==> flow/design.v <==
module DataAggregator(
           clk, reset, bit1, bit2, bit3, bit4, read_index_yaxis, read_index_xaxis,
           out_data_yaxis, out_data_xaxis, finished
       );
localparam MODE_WAIT_START = 0;
localparam MODE_WAIT_CHANNEL = 1;
localparam MODE_WAIT_DATA = 2;
localparam MODE_ASSIGN_DATA = 3;
input clk, reset;
input bit1, bit2, bit3, bit4;  
input [6:0] read_index_yaxis, read_index_xaxis;
output [15:0] out_data_yaxis;  
output [15:0] out_data_xaxis;  
output finished;
reg [15:0] data_yaxis [0:127];
reg [15:0] data_xaxis [0:127];
reg [15:0] bit1_data_buffer, bit2_data_buffer, bit3_data_buffer, bit4_data_buffer;
reg [3:0] bit1_data_buffer_index, bit2_data_buffer_index, bit3_data_buffer_index, bit4_data_buffer_index;
reg [4:0] data_index_yaxis1, data_index_yaxis2, data_index_yaxis3, data_index_yaxis4;
reg [4:0] data_index_xaxis1, data_index_xaxis2, data_index_xaxis3, data_index_xaxis4;
reg data_yaxis1_valid, data_yaxis2_valid, data_yaxis3_valid, data_yaxis4_valid;
reg data_xaxis1_valid, data_xaxis2_valid, data_xaxis3_valid, data_xaxis4_valid;
reg channel_bit1, channel_bit2, channel_bit3, channel_bit4;
reg [1:0] mode_bit1, mode_bit2, mode_bit3, mode_bit4;
wire data_yaxis_valid, data_xaxis_valid;
integer i;
always @(posedge clk) begin
    if (reset) begin
        for (i = 0; i < 128; i = i + 1) begin
            data_yaxis[i] <= 0;
            data_xaxis[i] <= 0;
        end
        bit1_data_buffer <= 0;
        bit2_data_buffer <= 0;
        bit3_data_buffer <= 0;
        bit4_data_buffer <= 0;
        bit1_data_buffer_index <= 0;
        bit2_data_buffer_index <= 0;
        bit3_data_buffer_index <= 0;
        bit4_data_buffer_index <= 0;
        data_index_yaxis1 <= 31;
        data_index_yaxis2 <= 31;
        data_index_yaxis3 <= 31;
        data_index_yaxis4 <= 31;
        data_index_xaxis1 <= 31;
        data_index_xaxis2 <= 31;
        data_index_xaxis3 <= 31;
        data_index_xaxis4 <= 31;
        data_yaxis1_valid <= 0;
        data_yaxis2_valid <= 0;
        data_yaxis3_valid <= 0;
        data_yaxis4_valid <= 0;
        data_xaxis1_valid <= 0;
        data_xaxis2_valid <= 0;
        data_xaxis3_valid <= 0;
        data_xaxis4_valid <= 0;
        channel_bit1 <= 0;
        channel_bit2 <= 0;
        channel_bit3 <= 0;
        channel_bit4 <= 0;
        mode_bit1 <= MODE_WAIT_START;
        mode_bit2 <= MODE_WAIT_START;
        mode_bit3 <= MODE_WAIT_START;
        mode_bit4 <= MODE_WAIT_START;
    end else begin
        if (mode_bit1 == MODE_WAIT_START) begin
            if (bit1) begin
                mode_bit1 <= MODE_WAIT_CHANNEL;
            end
        end else if (mode_bit1 == MODE_WAIT_CHANNEL) begin
            channel_bit1 <= bit1;
            mode_bit1 <= MODE_WAIT_DATA;
            bit1_data_buffer_index <= 15;
        end else if (mode_bit1 == MODE_WAIT_DATA) begin
            bit1_data_buffer[bit1_data_buffer_index] <= bit1;
            if (bit1_data_buffer_index >= 1) begin
                bit1_data_buffer_index <= bit1_data_buffer_index - 1;
            end else begin
                mode_bit1 <= MODE_ASSIGN_DATA;
            end
        end else if (mode_bit1 == MODE_ASSIGN_DATA) begin
            mode_bit1 <= MODE_WAIT_START;
            if (channel_bit1 == 0) begin  
                data_yaxis[data_index_yaxis1] <= bit1_data_buffer;
                if (data_index_yaxis1 >= 1) begin
                    data_index_yaxis1 <= data_index_yaxis1 - 1;
                    data_yaxis1_valid <= 0;
                end else begin
                    data_index_yaxis1 <= 31;
                    data_yaxis1_valid <= 1;
                end
            end else begin  
                data_yaxis[32 + data_index_yaxis2] <= bit1_data_buffer;
                if (data_index_yaxis2 >= 1) begin
                    data_index_yaxis2 <= data_index_yaxis2 - 1;
                    data_yaxis2_valid <= 0;
                end else begin
                    data_index_yaxis2 <= 31;
                    data_yaxis2_valid <= 1;
                end
            end
        end
        if (mode_bit2 == MODE_WAIT_START) begin
            if (bit2) begin
                mode_bit2 <= MODE_WAIT_CHANNEL;
            end
        end else if (mode_bit2 == MODE_WAIT_CHANNEL) begin
            channel_bit2 <= bit2;
            mode_bit2 <= MODE_WAIT_DATA;
            bit2_data_buffer_index <= 15;
        end else if (mode_bit2 == MODE_WAIT_DATA) begin
            bit2_data_buffer[bit2_data_buffer_index] <= bit2;
            if (bit2_data_buffer_index >= 1) begin
                bit2_data_buffer_index <= bit2_data_buffer_index - 1;
            end else begin
                mode_bit2 <= MODE_ASSIGN_DATA;
            end
        end else if (mode_bit2 == MODE_ASSIGN_DATA) begin
            mode_bit2 <= MODE_WAIT_START;
            if (channel_bit2 == 0) begin  
                data_yaxis[64 + data_index_yaxis3] <= bit2_data_buffer;
                if (data_index_yaxis3 >= 1) begin
                    data_index_yaxis3 <= data_index_yaxis3 - 1;
                    data_yaxis3_valid <= 0;
                end else begin
                    data_index_yaxis3 <= 31;
                    data_yaxis3_valid <= 1;
                end
            end else begin  
                data_yaxis[96 + data_index_yaxis4] <= bit2_data_buffer;
                if (data_index_yaxis4 >= 1) begin
                    data_index_yaxis4 <= data_index_yaxis4 - 1;
                    data_yaxis4_valid <= 0;
                end else begin
                    data_index_yaxis4 <= 31;
                    data_yaxis4_valid <= 1;
                end
            end
        end
        if (mode_bit3 == MODE_WAIT_START) begin
            if (bit3) begin
                mode_bit3 <= MODE_WAIT_CHANNEL;
            end
        end else if (mode_bit3 == MODE_WAIT_CHANNEL) begin
            channel_bit3 <= bit3;
            mode_bit3 <= MODE_WAIT_DATA;
            bit3_data_buffer_index <= 15;
        end else if (mode_bit3 == MODE_WAIT_DATA) begin
            bit3_data_buffer[bit3_data_buffer_index] <= bit3;
            if (bit3_data_buffer_index >= 1) begin
                bit3_data_buffer_index <= bit3_data_buffer_index - 1;
            end else begin
                mode_bit3 <= MODE_ASSIGN_DATA;
            end
        end else if (mode_bit3 == MODE_ASSIGN_DATA) begin
            mode_bit3 <= MODE_WAIT_START;
            if (channel_bit3 == 0) begin  
                data_xaxis[data_index_xaxis1] <= bit3_data_buffer;
                if (data_index_xaxis1 >= 1) begin
                    data_index_xaxis1 <= data_index_xaxis1 - 1;
                    data_xaxis1_valid <= 0;
                end else begin
                    data_index_xaxis1 <= 31;
                    data_xaxis1_valid <= 1;
                end
            end else begin  
                data_xaxis[32 + data_index_xaxis2] <= bit3_data_buffer;
                if (data_index_xaxis2 >= 1) begin
                    data_index_xaxis2 <= data_index_xaxis2 - 1;
                    data_xaxis2_valid <= 0;
                end else begin
                    data_index_xaxis2 <= 31;
                    data_xaxis2_valid <= 1;
                end
            end
        end
        if (mode_bit4 == MODE_WAIT_START) begin
            if (bit4) begin
                mode_bit4 <= MODE_WAIT_CHANNEL;
            end
        end else if (mode_bit4 == MODE_WAIT_CHANNEL) begin
            channel_bit4 <= bit4;
            mode_bit4 <= MODE_WAIT_DATA;
            bit4_data_buffer_index <= 15;
        end else if (mode_bit4 == MODE_WAIT_DATA) begin
            bit4_data_buffer[bit4_data_buffer_index] <= bit4;
            if (bit4_data_buffer_index >= 1) begin
                bit4_data_buffer_index <= bit4_data_buffer_index - 1;
            end else begin
                mode_bit4 <= MODE_ASSIGN_DATA;
            end
        end else if (mode_bit4 == MODE_ASSIGN_DATA) begin
            mode_bit4 <= MODE_WAIT_START;
            if (channel_bit4 == 0) begin  
                data_xaxis[64 + data_index_xaxis3] <= bit4_data_buffer;
                if (data_index_xaxis3 >= 1) begin
                    data_index_xaxis3 <= data_index_xaxis3 - 1;
                    data_xaxis3_valid <= 0;
                end else begin
                    data_index_xaxis3 <= 31;
                    data_xaxis3_valid <= 1;
                end
            end else begin  
                data_xaxis[96 + data_index_xaxis4] <= bit4_data_buffer;
                if (data_index_xaxis4 >= 1) begin
                    data_index_xaxis4 <= data_index_xaxis4 - 1;
                    data_xaxis4_valid <= 0;
                end else begin
                    data_index_xaxis4 <= 31;
                    data_xaxis4_valid <= 1;
                end
            end
        end
    end
end
assign out_data_yaxis = data_yaxis[read_index_yaxis];
assign out_data_xaxis = data_xaxis[read_index_xaxis];
assign data_yaxis_valid = (data_yaxis1_valid && data_yaxis2_valid && data_yaxis3_valid && data_yaxis4_valid);
assign data_xaxis_valid = (data_xaxis1_valid && data_xaxis2_valid && data_xaxis3_valid && data_xaxis4_valid);
assign finished = (data_yaxis_valid && data_xaxis_valid);
endmodule
clock: 5.3 ns
lec_check: 0
cap_margin: 20
core_margin: 2
core_utilization: 72
setup_slack_margin: 1.29
slew_margin: 20
run.sh (not shown) runs the stock make flow with config.mk's settings and CLKGATE_MAP_FILE=.
==> next run, changes <==
Settings changed: CTS_CLUSTER_DIAMETER from default to 392, PLACE_DENSITY_LB_ADDON from default to 0.0.
Clock period 5.3 ns to 4.47 ns, I/O delays scaled along.
The new run ran to the end with violations: negative setup slack. Total power climbs by 19%. Hold slack loses 44 ps. Final area went up by 0.87%.
==> next run, changes <==
Settings changed: CORE_UTILIZATION 72 to 45, CTS_CLUSTER_DIAMETER 392 to default, PLACE_DENSITY from default to 0.6, PLACE_DENSITY_LB_ADDON 0.0 to default, SETUP_SLACK_MARGIN 1.29 to default.
Clock period 4.47 ns to 8.06 ns, I/O delays scaled along.
Effect: This time the run passed the timing, design-rule and antenna checks. Sequential power is lower by well over a third. Total power goes down by well over a third. Die size grows by well over a third. Cell area went down slightly. First-iteration DRC count goes down by a quarter to a third. Routed wire length rises by a little under a tenth. Hold slack is better by 47 ps.
==> next run, changes <==
Settings changed: CORE_UTILIZATION 45 to 72, CTS_CLUSTER_SIZE from default to 70, PLACE_DENSITY 0.6 to default, PLACE_DENSITY_LB_ADDON from default to 0.0, SETUP_SLACK_MARGIN from default to 1.42.
Clock period 8.06 ns to 5.35 ns, I/O delays scaled along.
Area after synthesis is unchanged.
Register-to-register slack is worse by 1700 ps.
Die area goes down by 37%.
Worst setup slack degrades by 850 ps.
Utilization grows by 31 points.
Sequential power rises by 51%.
Total power goes up by 51%.
==> next run, changes <==
Settings changed: CTS_CLUSTER_SIZE 70 to 72, SETUP_SLACK_MARGIN 1.42 to 1.32.
Clock period 5.35 ns to 4.47 ns, I/O delays scaled along.
=> Now the flow finished with negative setup slack left. Register-to-register slack got worse by 290 ps. Via count falls by 0.38%. Worst hold slack got worse by 44 ps.
Power and IR drop assume default switching activity.
